## run A
Design ALU_TOP, start of the top module:
module ALU_TOP 
#( parameter OP_DATA_WIDTH = 16 ,
             Arith_OUT_WIDTH = OP_DATA_WIDTH + OP_DATA_WIDTH ,            
             Logic_OUT_WIDTH = OP_DATA_WIDTH ,
             Shift_OUT_WIDTH = OP_DATA_WIDTH ,
             CMP_OUT_WIDTH = 3 
)
(
input  wire [OP_DATA_WIDTH-1:0]    A   ,
input  wire [OP_DATA_WIDTH-1:0]    B   ,
input  wire [3:0]                  ALU_FUNC ,
input  wire                        CLK ,
output wire [Arith_OUT_WIDTH-1:0]  Arith_OUT,
output wire                        Carry_OUT,
output wire                        Arith_Flag,
output wire [Logic_OUT_WIDTH-1:0]  Logic_OUT,
output wire                        Logic_Flag,
output wire [Shift_OUT_WIDTH-1:0]  Shift_OUT,
output wire                        Shift_Flag,
output wire [CMP_OUT_WIDTH-1:0]    CMP_OUT,
output wire                        CMP_Flag
);
Size in the first run: roughly 4500 cells after synthesis, roughly 110 I/O pins.
clock: 95.1 ns
lec_check: 0
cap_margin: 0
core_margin: 2
core_utilization: 72
max_routing_layer: met4
place_density: 0.63
slew_margin: 20
run.sh (not shown) runs the stock make flow with config.mk's settings and CLKGATE_MAP_FILE=.
Run A did not finish: a tool error stopped it during 5_1_grt.
For run B, these inputs were changed with respect to run A:
-- flow/config.mk --
<<< run A, line 7
export LEC_CHECK = 0
export CAP_MARGIN = 0
export CORE_MARGIN = 2
export CORE_UTILIZATION = 72
export MAX_ROUTING_LAYER = met4
export PLACE_DENSITY = 0.63
export SLEW_MARGIN = 20
>>> run B, line 7
export LEC_CHECK = 0
export CAP_MARGIN = 20
export CORE_MARGIN = 2
export CORE_UTILIZATION = 68
export MAX_ROUTING_LAYER = met4
export SLEW_MARGIN = 20
--- outcome ---
Complete run, failing final checks: run B, reason setup timing.
Run B against run A: effective utilization at floorplan moved down; die width grew by 6.3 µm; number of placed cells counting well taps +50; yosys synthesis chip area essentially unchanged.
Relative to run B, the following input files were edited for run C:
-- flow/config.mk --
<<< run B, line 9
export CORE_MARGIN = 2
export CORE_UTILIZATION = 68
export MAX_ROUTING_LAYER = met4
export SLEW_MARGIN = 20
>>> run C, line 9
export CORE_MARGIN = 2
export CORE_UTILIZATION = 40
export SLEW_MARGIN = 20
==> flow/constraint.sdc <==
create_clock -name core_clock -period 122.0 [get_ports {CLK}]
set_input_delay 24.4000 -clock core_clock [delete_from_list [all_inputs] [get_ports {CLK}]]
set_output_delay 24.4000 -clock core_clock [all_outputs]
set_load 0.01 [all_outputs]
Findings:
- Run C was carried through to the last stage, and its layout satisfied the timing, DRC and antenna checks.
- Final checks on run B, whose flow otherwise completed, came back failing, citing setup timing.
- In run C relative to run B, die area had gone up by more than half.
- Route | run C vs run B | wire shorter in run C
- Re signed area change from the synthesized netlist to the final layout: run C and run B aren't equal, and the lower value belongs to run C.
diff inputs: run C => run D
-- flow/config.mk --
<<< run C, line 7
export LEC_CHECK = 0
export CAP_MARGIN = 20
export CORE_MARGIN = 2
export CORE_UTILIZATION = 40
export SLEW_MARGIN = 20
>>> run D, line 7
export LEC_CHECK = 0
export ABC_AREA = 1
export CAP_MARGIN = 20
export CORE_MARGIN = 2
export CORE_UTILIZATION = 72
export SLEW_MARGIN = 20
==> flow/constraint.sdc <==
create_clock -name core_clock -period 142.0 [get_ports {CLK}]
set_input_delay 28.4000 -clock core_clock [delete_from_list [all_inputs] [get_ports {CLK}]]
set_output_delay 28.4000 -clock core_clock [all_outputs]
set_load 0.01 [all_outputs]
## What came out
- Run C → run D: global-route wire length before repair -0.37%, length of routed met2 wiring -1.8%.
- Of the two values seen for slowest cell on the critical path, sky130_fd_sc_hd__or4_1 was produced by run C and sky130_fd_sc_hd__o211ai_1 by run D.
- Hold slack in run D is 4.16 ns higher than in run C
- Sort run D and run C by number of DRC markers after the initial detailed-route iteration, descending, and run D comes first.
- Looking at cell area after synthesis, run D sits 5.7% above run C.
- Density: run D denser than run C
- [run D] first-pass iteration count of the detailed router rose 3 relative to run C
- Summary of run D over run C: total number of multi-input combinational cells has increased; area fraction in and, or, nand and nor cells after synthesis rose 5.8 points.

---

Setup of maple:
The RTL this note starts from:
==> flow/design.v <==
module Decoder (
input  wire [1:0] IN ,
output reg  [3:0] OUT
);
always @(*)
  begin
  OUT = 4'b0000 ;
    case (IN)
     2'b00 : OUT = 4'b0001 ;
     2'b01 : OUT = 4'b0010 ;          
     2'b10 : OUT = 4'b0100 ;     
     2'b11 : OUT = 4'b1000 ;     
   endcase
 end 
 endmodule
module ARITHMETIC_UNIT 
#( parameter IN_DATA_WIDTH = 16,
             OUT_DATA_WIDTH = 16
)
(
input  wire [IN_DATA_WIDTH-1:0]   A   ,
input  wire [IN_DATA_WIDTH-1:0]   B   ,
input  wire [1:0]                 ALU_FUNC ,
input  wire                       CLK ,
input  wire                       Arith_enable ,
output reg                        Carry_OUT,
output reg [OUT_DATA_WIDTH-1:0]   Arith_OUT,
output reg                        Arith_Flag
);
reg [OUT_DATA_WIDTH-1:0]  Arith_OUT_comb  ;
reg                       Arith_Flag_comb ;
wire                      Carry_OUT_comb  ;
always @ (posedge CLK)
 begin 
   Arith_OUT <= Arith_OUT_comb ;
   Carry_OUT <= Carry_OUT_comb ;
   Arith_Flag <= Arith_Flag_comb ;
	end
always @ (*)
 begin 
    Arith_OUT_comb = 1'b0 ;
    Arith_Flag_comb = 1'b0 ;
	if(Arith_enable)
      case (ALU_FUNC)
      2'b00 : begin
              Arith_OUT_comb = A + B ;
              Arith_Flag_comb = 1'b1 ;              
		      end
      2'b01 : begin
              Arith_OUT_comb = A - B ;
              Arith_Flag_comb = 1'b1 ;           
		      end
      2'b10 : begin
              Arith_OUT_comb = A * B ;
              Arith_Flag_comb = 1'b1 ;           
		      end
      2'b11 : begin
              Arith_OUT_comb = (B == 0) ? {IN_DATA_WIDTH{1'b1}} : A / B ;   
              Arith_Flag_comb = 1'b1 ;           
		      end
      endcase
	else
	 begin
      Arith_OUT_comb = 'b0 ;
      Arith_Flag_comb = 1'b0 ;
     end
 end
assign Carry_OUT_comb = Arith_OUT_comb [IN_DATA_WIDTH] ;
 endmodule
module LOGIC_UNIT 
#( parameter IN_DATA_WIDTH = 16 ,
             OUT_DATA_WIDTH = 16
)
(
input  wire [IN_DATA_WIDTH-1:0]  A   ,
input  wire [IN_DATA_WIDTH-1:0]  B   ,
input  wire [1:0]                ALU_FUNC ,
input  wire                      CLK ,
input  wire                      Logic_enable ,
output reg [OUT_DATA_WIDTH-1:0]  Logic_OUT,
output reg                       Logic_Flag
);
reg [OUT_DATA_WIDTH-1:0]  Logic_OUT_comb  ;
reg                       Logic_Flag_comb ;
always @ (posedge CLK)
 begin 
   Logic_OUT  <= Logic_OUT_comb ;
   Logic_Flag <= Logic_Flag_comb ;
	end
always @ (*)
 begin 
    Logic_OUT_comb = 1'b0 ;
    Logic_Flag_comb = 1'b0 ;
	if(Logic_enable)
      case (ALU_FUNC)
      2'b00 : begin
              Logic_OUT_comb = A & B ;
              Logic_Flag_comb = 1'b1 ;              
		      end
      2'b01 : begin
              Logic_OUT_comb = A | B ;
              Logic_Flag_comb = 1'b1 ;           
		      end
      2'b10 : begin
              Logic_OUT_comb = ~(A & B) ;
              Logic_Flag_comb = 1'b1 ;           
		      end
      2'b11 : begin
              Logic_OUT_comb = ~(A | B) ;
              Logic_Flag_comb = 1'b1 ;           
		      end
      endcase
	else
	 begin
      Logic_OUT_comb = 1'b0 ;
      Logic_Flag_comb = 1'b0 ;
     end
 end
 endmodule
module SHIFT_UNIT 
#( parameter IN_DATA_WIDTH = 16 ,
             OUT_DATA_WIDTH = 16
)
(
input  wire [IN_DATA_WIDTH-1:0]  A   ,
input  wire [IN_DATA_WIDTH-1:0]  B   ,
input  wire [1:0]                ALU_FUNC ,
input  wire                      CLK ,
input  wire                      Shift_enable ,
output reg  [OUT_DATA_WIDTH-1:0] Shift_OUT,
output reg                       Shift_Flag
);
reg [OUT_DATA_WIDTH-1:0]  Shift_OUT_comb  ;
reg                       Shift_Flag_comb ;
always @ (posedge CLK)
 begin 
   Shift_OUT  <= Shift_OUT_comb ;
   Shift_Flag <= Shift_Flag_comb ;
	end
always @ (*)
 begin 
    Shift_OUT_comb = 1'b0 ;
    Shift_Flag_comb = 1'b0 ;
	if(Shift_enable)
      case (ALU_FUNC)
      2'b00 : begin
              Shift_OUT_comb = A >> 1  ;
              Shift_Flag_comb = 1'b1 ;              
		      end
      2'b01 : begin
              Shift_OUT_comb = A << 1 ;
              Shift_Flag_comb = 1'b1 ;           
		      end
      2'b10 : begin
              Shift_OUT_comb = B >> 1 ;
              Shift_Flag_comb = 1'b1 ;           
		      end
      2'b11 : begin
              Shift_OUT_comb = B << 1 ;
              Shift_Flag_comb = 1'b1 ;           
		      end
      endcase
	else
	 begin
      Shift_OUT_comb = 1'b0 ;
      Shift_Flag_comb = 1'b0 ;
     end
 end
 endmodule
module CMP_UNIT 
#( parameter IN_DATA_WIDTH  = 16,
             OUT_DATA_WIDTH = 16
)
(
input  wire [IN_DATA_WIDTH-1:0]   A   ,
input  wire [IN_DATA_WIDTH-1:0]   B   ,
input  wire [1:0]                 ALU_FUNC ,
input  wire                       CLK ,
input  wire                       CMP_enable ,
output reg  [OUT_DATA_WIDTH-1:0]  CMP_OUT ,
output reg                        CMP_Flag
);
reg [OUT_DATA_WIDTH-1:0]  CMP_OUT_comb  ;
reg                       CMP_Flag_comb ;
always @ (posedge CLK)
 begin 
   CMP_OUT  <= CMP_OUT_comb ;
   CMP_Flag <= CMP_Flag_comb ;
	end
always @ (*)
 begin 
    CMP_OUT_comb = 1'b0 ;
    CMP_Flag_comb = 1'b0 ;
	if(CMP_enable)
      case (ALU_FUNC)
      2'b00 : begin
              CMP_OUT_comb = 'b0  ;
              CMP_Flag_comb = 1'b1 ;              
		      end
      2'b01 : begin
              CMP_Flag_comb = 1'b1 ;  
              if (A==B)
                CMP_OUT_comb = 'b1;
              else
                CMP_OUT_comb = 'b0;			  
		      end
      2'b10 : begin
              CMP_Flag_comb = 1'b1 ;  
              if (A>B)
                CMP_OUT_comb = 'b10;
              else
                CMP_OUT_comb = 'b0;			  
		      end
      2'b11 : begin
              CMP_Flag_comb = 1'b1 ; 
              if (A<B)
                CMP_OUT_comb = 'b11;
              else
                CMP_OUT_comb = 'b0;			  
		      end
      endcase
	else
	 begin
      CMP_OUT_comb = 'b0 ;
      CMP_Flag_comb = 1'b0 ;
     end
 end
 endmodule
module ALU_TOP 
#( parameter OP_DATA_WIDTH = 16 ,
             Arith_OUT_WIDTH = OP_DATA_WIDTH + OP_DATA_WIDTH ,            
             Logic_OUT_WIDTH = OP_DATA_WIDTH ,
             Shift_OUT_WIDTH = OP_DATA_WIDTH ,
             CMP_OUT_WIDTH = 3 
)
(
input  wire [OP_DATA_WIDTH-1:0]    A   ,
input  wire [OP_DATA_WIDTH-1:0]    B   ,
input  wire [3:0]                  ALU_FUNC ,
input  wire                        CLK ,
output wire [Arith_OUT_WIDTH-1:0]  Arith_OUT,
output wire                        Carry_OUT,
output wire                        Arith_Flag,
output wire [Logic_OUT_WIDTH-1:0]  Logic_OUT,
output wire                        Logic_Flag,
output wire [Shift_OUT_WIDTH-1:0]  Shift_OUT,
output wire                        Shift_Flag,
output wire [CMP_OUT_WIDTH-1:0]    CMP_OUT,
output wire                        CMP_Flag
);
wire                  CMP_enable ;
wire                  Shift_enable ;
wire                  Logic_enable ;
wire                  Arith_enable ;
Decoder U0 (
.IN(ALU_FUNC[3:2]),
.OUT({Shift_enable,CMP_enable,Logic_enable,Arith_enable})
);
ARITHMETIC_UNIT # ( .IN_DATA_WIDTH(OP_DATA_WIDTH), .OUT_DATA_WIDTH(Arith_OUT_WIDTH)) U0_ARITHMETIC_UNIT (
.A(A),
.B(B),
.ALU_FUNC(ALU_FUNC[1:0]),
.CLK(CLK),
.Arith_enable(Arith_enable),
.Arith_OUT(Arith_OUT),
.Carry_OUT(Carry_OUT),
.Arith_Flag(Arith_Flag)
);
LOGIC_UNIT # ( .IN_DATA_WIDTH(OP_DATA_WIDTH), .OUT_DATA_WIDTH(Logic_OUT_WIDTH)) U0_LOGIC_UNIT (
.A(A),
.B(B),
.ALU_FUNC(ALU_FUNC[1:0]),
.CLK(CLK),
.Logic_enable(Logic_enable),
.Logic_OUT(Logic_OUT),
.Logic_Flag(Logic_Flag)
);
SHIFT_UNIT # ( .IN_DATA_WIDTH(OP_DATA_WIDTH), .OUT_DATA_WIDTH(Shift_OUT_WIDTH)) U0_SHIFT_UNIT (
.A(A),
.B(B),
.ALU_FUNC(ALU_FUNC[1:0]),
.CLK(CLK),
.Shift_enable(Shift_enable),
.Shift_OUT(Shift_OUT),
.Shift_Flag(Shift_Flag)
);
CMP_UNIT # ( .IN_DATA_WIDTH(OP_DATA_WIDTH), .OUT_DATA_WIDTH(CMP_OUT_WIDTH)) U0_CMP_UNIT (
.A(A),
.B(B),
.ALU_FUNC(ALU_FUNC[1:0]),
.CLK(CLK),
.CMP_enable(CMP_enable),
.CMP_OUT(CMP_OUT),
.CMP_Flag(CMP_Flag)
);
endmodule
clock: 78.0 ns
lec_check: 0
abc_area: 1
cap_margin: 0
cell_pad_in_sites_global_placement: 2
core_margin: 2
core_utilization: 40
cts_cluster_diameter: 159
gpl_timing_driven: 0
hold_slack_margin: 0.2
max_routing_layer: met4
setup_slack_margin: 5.0
slew_margin: 20
tns_end_percent: 5
From the logs: maple reached the end of the flow and failed the layout checks with negative setup slack.
Edits applied to the flow inputs when going from maple to tundra:
Settings: GPL_ROUTABILITY_DRIVEN newly set to 0; MIN_ROUTING_LAYER newly set to met2; CORE_UTILIZATION changed from 40 to 50; MAX_ROUTING_LAYER changed from met4 to met5; CELL_PAD_IN_SITES_DETAIL_PLACEMENT newly set to 1; TNS_END_PERCENT changed from 5 to 45.
[summary]
Diff maple -> tundra: row count decreased 10%; flip-flop and latch count after synthesis essentially unchanged; die area decreased about 20%.
tundra: it failed during global placement without I/O, and the tool reported GPL-0301.
Changes in onyx relative to tundra:
Settings: removing TNS_END_PERCENT (formerly 45); removing MIN_ROUTING_LAYER (formerly met2); removing CELL_PAD_IN_SITES_DETAIL_PLACEMENT (formerly 1); removing GPL_TIMING_DRIVEN (formerly 0); removing MAX_ROUTING_LAYER (formerly met5); removing ABC_AREA (formerly 1); removing CTS_CLUSTER_DIAMETER (formerly 159); removing GPL_ROUTABILITY_DRIVEN (formerly 0); changing CAP_MARGIN from 0 to 20; removing SETUP_SLACK_MARGIN (formerly 5.0); changing CORE_UTILIZATION from 50 to 40; removing CELL_PAD_IN_SITES_GLOBAL_PLACEMENT (formerly 2); removing HOLD_SLACK_MARGIN (formerly 0.2); changing the clock period (ns, I/O delays scaled along) from 78.0 to 105.0.
Notes after the runs:
- Floorplan die width, tundra and onyx: lower on tundra
- onyx reports a lower xor-xnor portion of the synthesized cell area than tundra does.
- Per the comparison of onyx with tundra, count of cell types in the netlist picked up an extra 60, post-synthesis cell count from yosys lost 20%.
- Of the two candidates, tundra has the better die area and onyx the worse one.
- The flow ran to completion for all of tundra and onyx but tundra, which stopped partway.
- | effective utilization at floorplan | onyx vs tundra | 9.9 points lower |
- tundra → onyx: sequential cell area fraction in the yosys report +0.22 points, chip area from the yosys synthesis statistics went down 1900 um2, synthesized instance count shows a reduction of 1148, adder-cell share of the synthesized area grew by 1.8 points.
- Of the two candidates, tundra has the worse netlist area before placement and onyx the better one.
Changes in yarrow relative to onyx:
Settings: PLACE_DENSITY now 0.55, previously not set; CORE_UTILIZATION now 46, was 40; CORE_ASPECT_RATIO now 1.53, previously not set; CORE_MARGIN now 7, was 2; GPL_TIMING_DRIVEN now 0, previously not set; CTS_CLUSTER_DIAMETER now 129, previously not set; TNS_END_PERCENT now 90, previously not set; SLEW_MARGIN now 40, was 20; ABC_AREA now 1, previously not set; MAX_ROUTING_LAYER now met4, previously not set; CELL_PAD_IN_SITES_DETAIL_PLACEMENT now 0, previously not set; CTS_CLUSTER_SIZE now 86, previously not set.
==> results <==
Changes observed in yarrow relative to onyx: setup slack after layout grew by 1490 ps, multi-input gate share of the layout cell area now smaller, floorplan die area went down, width of the chip decreased by 55 um relative to the old numbers.
A standard cell with the maximum stage delay on the critical path of sky130_fd_sc_hd__a221oi_2 is what yarrow shows, while sky130_fd_sc_hd__or4_4 belongs to onyx.
